## dma_ahb_simple
module dma_ahb_simple
(
       input   wire          HRESETn
     , input   wire          HCLK
     , input   wire          S_HSEL
     , input   wire  [31:0]  S_HADDR
     , input   wire  [ 1:0]  S_HTRANS
     , input   wire          S_HWRITE
     , input   wire  [ 2:0]  S_HSIZE
     , input   wire  [ 2:0]  S_HBURST
     , input   wire  [31:0]  S_HWDATA
     , output  wire  [31:0]  S_HRDATA
     , output  wire  [ 1:0]  S_HRESP
     , input   wire          S_HREADYin
     , output  wire          S_HREADYout
     , output  wire          IRQ
     , output  wire          M_HBUSREQ
     , input   wire          M_HGRANT
     , output  wire  [31:0]  M_HADDR
     , output  wire  [ 1:0]  M_HTRANS
     , output  wire          M_HWRITE
     , output  wire  [ 2:0]  M_HSIZE
     , output  wire  [ 2:0]  M_HBURST
     , output  wire  [ 3:0]  M_HPROT
     , output  wire  [31:0]  M_HWDATA
     , input   wire  [31:0]  M_HRDATA
     , input   wire  [ 1:0]  M_HRESP
     , input   wire          M_HREADY
);
Size: about 1,000 flip-flops.
Settings: LEC_CHECK=0, CAP_MARGIN=20, CORE_MARGIN=2, CORE_UTILIZATION=40, CTS_CLUSTER_DIAMETER=176, GPL_ROUTABILITY_DRIVEN=0, HOLD_SLACK_MARGIN=0.17, MAX_ROUTING_LAYER=met4, SETUP_SLACK_MARGIN=0.21, SLEW_MARGIN=20; clock period 2.83 ns.
run.sh (not shown) runs the stock make flow with config.mk's settings and CLKGATE_MAP_FILE=.
==> next run, changes <==
CTS_CLUSTER_DIAMETER = default   (was 176)
GPL_ROUTABILITY_DRIVEN = default   (was 0)
HOLD_SLACK_MARGIN = default   (was 0.17)
MAX_ROUTING_LAYER = default   (was met4)
SETUP_SLACK_MARGIN = -0.01   (was 0.21)
clock period = 3.35 ns   (was 2.83 ns; I/O delays follow)
Global-route usage is lower by 0.84 points.
Register-to-register slack improves by 0.15 ns.
Cell area falls by about 2.4%.
Final cell count decreases by 1.4%.
Hold slack is worse by 0.0039 ns.
Critical path depth went up by 3.
Sequential share of layout area grows by 1.3 points.
Worst setup slack gains 0.15 ns.
Wire length went down by about 1.8%.
Synthesized area is unchanged.
==> next run, changes <==
SETUP_SLACK_MARGIN = default   (was -0.01)
clock period = 2.48 ns   (was 3.35 ns; I/O delays follow)
=> With this change the flow produced a layout that fails on setup timing; flip-flop count is unchanged; routed wire length is higher by 5.7%; power is higher by 37%; cell count is higher by 4.3%.

========
## red
Starting RTL as in the previous note.
// dma_ahb_simple
module dma_ahb_simple
(
       input   wire          HRESETn
     , input   wire          HCLK
     , input   wire          S_HSEL
     , input   wire  [31:0]  S_HADDR
     , input   wire  [ 1:0]  S_HTRANS
     , input   wire          S_HWRITE
     , input   wire  [ 2:0]  S_HSIZE
     , input   wire  [ 2:0]  S_HBURST
     , input   wire  [31:0]  S_HWDATA
     , output  wire  [31:0]  S_HRDATA
     , output  wire  [ 1:0]  S_HRESP
     , input   wire          S_HREADYin
     , output  wire          S_HREADYout
     , output  wire          IRQ
     , output  wire          M_HBUSREQ
     , input   wire          M_HGRANT
     , output  wire  [31:0]  M_HADDR
     , output  wire  [ 1:0]  M_HTRANS
     , output  wire          M_HWRITE
     , output  wire  [ 2:0]  M_HSIZE
     , output  wire  [ 2:0]  M_HBURST
     , output  wire  [ 3:0]  M_HPROT
     , output  wire  [31:0]  M_HWDATA
     , input   wire  [31:0]  M_HRDATA
     , input   wire  [ 1:0]  M_HRESP
     , input   wire          M_HREADY
);
Settings: LEC_CHECK=0, ABC_AREA=1, CAP_MARGIN=40, CELL_PAD_IN_SITES_GLOBAL_PLACEMENT=2, CORE_MARGIN=2, CORE_UTILIZATION=34, CTS_CLUSTER_SIZE=23, GPL_ROUTABILITY_DRIVEN=1, GPL_TIMING_DRIVEN=1, MAX_ROUTING_LAYER=met4, PLACE_DENSITY=0.78, SLEW_MARGIN=5; clock period 5.76 ns.
red did not stop at any stage, and its layout met the timing, DRC and antenna checks.
## Diff of input files: blue against red
Settings: CTS_CLUSTER_SIZE no longer set, was 23; MAX_ROUTING_LAYER no longer set, was met4; SLEW_MARGIN now 20, was 5; CELL_PAD_IN_SITES_GLOBAL_PLACEMENT now 0, was 2; PLACE_DENSITY no longer set, was 0.78; CORE_UTILIZATION now 66, was 34; the clock period (ns, I/O delays scaled along) now 2.78, was 5.76.
## What came out
Compared with red, blue shows number of stages on the worst setup path higher by 2.
First-pass GRT wire length for blue: 25000 um down relative to red
Changes observed in blue relative to red: post-route total power moved up, number of clock-tree buffers in the layout now smaller.
blue — initial cell density of the core 32 points higher, red as reference
Sort red and blue by via count of the first global-routing pass, ascending, and red comes first.
blue vs red on detailed-routed wire length on met2: blue is the lower one.
Inputs modified between blue and green:
Settings: GPL_ROUTABILITY_DRIVEN removed (was 1); GPL_TIMING_DRIVEN removed (was 1); CORE_UTILIZATION changed from 66 to 39; CAP_MARGIN changed from 40 to 20; ABC_AREA removed (was 1); CELL_PAD_IN_SITES_GLOBAL_PLACEMENT removed (was 0); the clock period (ns, I/O delays scaled along) changed from 2.78 to 3.35.
==> comparison <==
- Going from blue to green, flop-to-flop setup slack higher, critical path depth shows a reduction of 3, shortest clock period the worst path allows after layout went up, final worst slack rose by 0.078 ns, transition time at the pin with the least slew margin has increased.
- A worst min-delay path category of reg2reg is what blue shows, while in2async belongs to green.
- Comparing green and blue, number of unique standard cell types used by synthesis is lower on blue.
- Between blue and green, number of cells on the worst reg-to-reg path decreased.
- In green, the area after synthesis came out about 8% below the value in blue.
Here is what was changed in the inputs of orange compared with green.
Settings: CORE_UTILIZATION now 40, was 39.
- orange vs. green: met3 wire length went down by about 6%.
- Sort green and orange by minimum period implied by the final worst setup slack, ascending, and orange comes first.
- green -> orange: number of nets in the layout flat
- orange has more setup slack than green.
- orange against green; total die size is down by a few percent.
- [compare] base=green new=orange: total half-perimeter wirelength after legalization and detailed placement fell 0.62%; sequential share of power about even; routed via count about even.

========
Starting RTL as in the previous note.
clock: 1.9 ns
lec_check: 0
cap_margin: 20
core_margin: 2
core_utilization: 66
cts_cluster_size: 52
setup_slack_margin: 0.55
slew_margin: 20
The first run did not get past global routing (5_1_grt) on GRT-0232.
Rerun with:
--- a/flow/config.mk
+++ b/flow/config.mk
@@ -6,8 +6,8 @@
 export NUM_CORES = 4
 export LEC_CHECK = 0
+export ABC_AREA = 1
 export CAP_MARGIN = 20
 export CORE_MARGIN = 2
-export CORE_UTILIZATION = 66
-export CTS_CLUSTER_SIZE = 52
-export SETUP_SLACK_MARGIN = 0.55
+export CORE_UTILIZATION = 68
+export PLACE_DENSITY = 0.35
 export SLEW_MARGIN = 20
==> flow/constraint.sdc (replaced) <==
create_clock -name core_clock -period 2.71 [get_ports {HCLK}]
set_input_delay 0.5420 -clock core_clock [delete_from_list [all_inputs] [get_ports {HCLK}]]
set_output_delay 0.5420 -clock core_clock [all_outputs]
set_load 0.01 [all_outputs]
What happened: This time the run went through all stages and came out clean. Synthesized cell count came out higher by well over a third. Area after synthesis rose by a little under a tenth. Die size goes up by a few percent.
Rerun with:
--- a/flow/config.mk
+++ b/flow/config.mk
@@ -6,8 +6,7 @@
 export NUM_CORES = 4
 export LEC_CHECK = 0
-export ABC_AREA = 1
 export CAP_MARGIN = 20
 export CORE_MARGIN = 2
-export CORE_UTILIZATION = 68
-export PLACE_DENSITY = 0.35
+export CORE_UTILIZATION = 66
+export SETUP_SLACK_MARGIN = 0.82
 export SLEW_MARGIN = 20
==> flow/constraint.sdc (replaced) <==
create_clock -name core_clock -period 3.1 [get_ports {HCLK}]
set_input_delay 0.6200 -clock core_clock [delete_from_list [all_inputs] [get_ports {HCLK}]]
set_output_delay 0.6200 -clock core_clock [all_outputs]
set_load 0.01 [all_outputs]
Outcome: The changed run finished clean. Worst setup slack is better by 0.34 ns. Hold slack is better by 0.012 ns. Utilization goes up by 3.8 points. Global-route usage grows by 2.1 points. Synthesized area goes down by 8.1%. Total power fell by about 16%. Cell area stays flat. Cell count drops by 32%.
Rerun with:
--- a/flow/config.mk
+++ b/flow/config.mk
@@ -9,4 +9,5 @@
 export CORE_MARGIN = 2
 export CORE_UTILIZATION = 66
-export SETUP_SLACK_MARGIN = 0.82
+export CTS_CLUSTER_SIZE = 13
+export SETUP_SLACK_MARGIN = 0.3
 export SLEW_MARGIN = 20
==> flow/constraint.sdc (replaced) <==
create_clock -name core_clock -period 1.86 [get_ports {HCLK}]
set_input_delay 0.3720 -clock core_clock [delete_from_list [all_inputs] [get_ports {HCLK}]]
set_output_delay 0.3720 -clock core_clock [all_outputs]
set_load 0.01 [all_outputs]
Effect: The changed run did not get past global routing (5_1_grt). Area after synthesis stays the same. Die size does not change. Synthesized cell count is unchanged.

========
Setup of job 8384:
dma_ahb_simple again, from the RTL that the note above started with.
Settings: LEC_CHECK=0, ABC_AREA=1, CAP_MARGIN=0, CELL_PAD_IN_SITES_GLOBAL_PLACEMENT=2, CORE_ASPECT_RATIO=1.2, CORE_MARGIN=6, CORE_UTILIZATION=48, CTS_CLUSTER_SIZE=23, GPL_ROUTABILITY_DRIVEN=1, GPL_TIMING_DRIVEN=1, HOLD_SLACK_MARGIN=0.29, MAX_ROUTING_LAYER=met4, PLACE_DENSITY_LB_ADDON=0.0, SETUP_SLACK_MARGIN=0.68, SLEW_MARGIN=5; clock period 3.21 ns.
In summary, job 8384 completed successfully, with a layout that passed the timing, DRC and antenna checks.
The inputs of job 9071 differ from those of job 8384 as listed below.
Settings: CAP_MARGIN changed from 0 to 40; SLEW_MARGIN changed from 5 to 20; SETUP_SLACK_MARGIN changed from 0.68 to -0.13; MAX_ROUTING_LAYER removed (was met4); CTS_CLUSTER_SIZE removed (was 23); CORE_UTILIZATION changed from 48 to 70; HOLD_SLACK_MARGIN removed (was 0.29); PLACE_DENSITY_LB_ADDON removed (was 0.0); CORE_MARGIN changed from 6 to 2; CORE_ASPECT_RATIO removed (was 1.2); CELL_PAD_IN_SITES_GLOBAL_PLACEMENT changed from 2 to 0; the clock period (ns, I/O delays scaled along) changed from 3.21 to 1.86.
## What came out
Job 9071 did not make it past global routing (5_1_grt), where a tool error ended it. Job 9071 vs. job 8384: core utilization before placement increased 22 points; number of placed instances with taps included fell by 113; number of buffers on the longest clock path held steady; y dimension of the die went down about 26%. Going from job 8384 to job 9071, detailed placement HPWL grows by about 0.7%. Synthesized chip area reported by yosys came out exactly the same in job 9071 and job 8384.
Changes in job 4832 relative to job 9071:
Settings: changing CORE_UTILIZATION from 70 to 68; removing GPL_TIMING_DRIVEN (formerly 1); changing CAP_MARGIN from 40 to 20; removing CELL_PAD_IN_SITES_GLOBAL_PLACEMENT (formerly 0); removing SETUP_SLACK_MARGIN (formerly -0.13); removing GPL_ROUTABILITY_DRIVEN (formerly 1); changing the clock period (ns, I/O delays scaled along) from 1.86 to 3.29.
==> results <==
No stage failed in job 4832, and the final checks on the layout all came back clean.
Synthesized area: job 4832 vs job 9071, no meaningful difference
Cell count after placement was higher in the run labelled job 9071.
Job 4832 ends up with a area enclosed by the die boundary that is 2.9% higher than in job 9071.
Changes in job 8078 relative to job 4832:
Settings: CTS_CLUSTER_SIZE now 56, previously not set; ABC_AREA no longer set, was 1; CORE_UTILIZATION now 67, was 68; the clock period (ns, I/O delays scaled along) now 1.99, was 3.29.
==> comparison <==
Diff job 4832 and job 8078: area after synthesis higher in job 4832
Summary of job 8078 over job 4832: post-cts sizing count increased 594, fraction of synthesized area in multiplexers up 12 points, total instance count after detailed placement shows a reduction of about 30%, count of different cell masters after synthesis rose 63%.
Going from job 4832 to job 8078, the last weighted congestion value of the routability-driven placer was found to have gone up by 4.5%.
The higher total cell area reported by yosys after synthesis of job 4832 and job 8078 is in job 4832.
A largest non-sequential cell family by area of simple AND/OR/NAND/NOR gates is what job 4832 shows, while multiplexers belongs to job 8078.
Overall die width: job 8078 < job 4832
Seen in the log of job 8078: GRT-0232 during global routing (5_1_grt), after which the run never completed.
diff inputs: job 8078 => job 2068
Settings: a change of CORE_UTILIZATION from 67 to 40; a deleted CTS_CLUSTER_SIZE that had been 56; a change of the clock period (ns, I/O delays scaled along) from 1.99 to 4.5.
==> comparison <==
Job 2068: done, clean on timing, DRC and antenna
Diff job 8078..job 2068 | compound-gate portion of the synthesized area | unchanged
In terms of count of library flops with an enable pin, job 8078 and job 2068 differ only marginally.
Between job 2068 and job 8078, the total die size is lower for job 8078.
In the metrics for job 2068 and job 8078, the one carrying the higher hold buffer count at CTS is job 8078.
Measured against each other, job 2068 and job 8078 differ in number of post-CTS setup repair buffers, the higher figure coming from job 8078.
The following lists how job 3677 was set up differently from job 2068:
Settings: an added SETUP_SLACK_MARGIN of -0.18; a change of CORE_UTILIZATION from 40 to 70; a change of the clock period (ns, I/O delays scaled along) from 4.5 to 1.9.
==> results <==
Flow for job 3677 halted at global routing (5_1_grt), error code GRT-0232.
Number of buffers added for setup after CTS for job 3677 is higher than for job 2068.
Re instance count after placement with tap cells included: job 3677 and job 2068 aren't equal, and the higher value belongs to job 2068.
Job 3677 vs. job 2068: number of standard cells after synthesis flat, post-synthesis sequential element count flat, core utilization before placement up 31 points, sequential fraction of the synthesis area flat, placement-stage cell area up about 7%.
Count of instantiated cells in the yosys netlist: job 2068 vs job 3677 — no meaningful difference
Re clock net sink count: no difference whatsoever between job 3677 and job 2068.
Changes observed in job 3677 relative to job 2068: die area fell 42%; die height -about 24%.
Power is estimated from default activity; no workload was simulated.
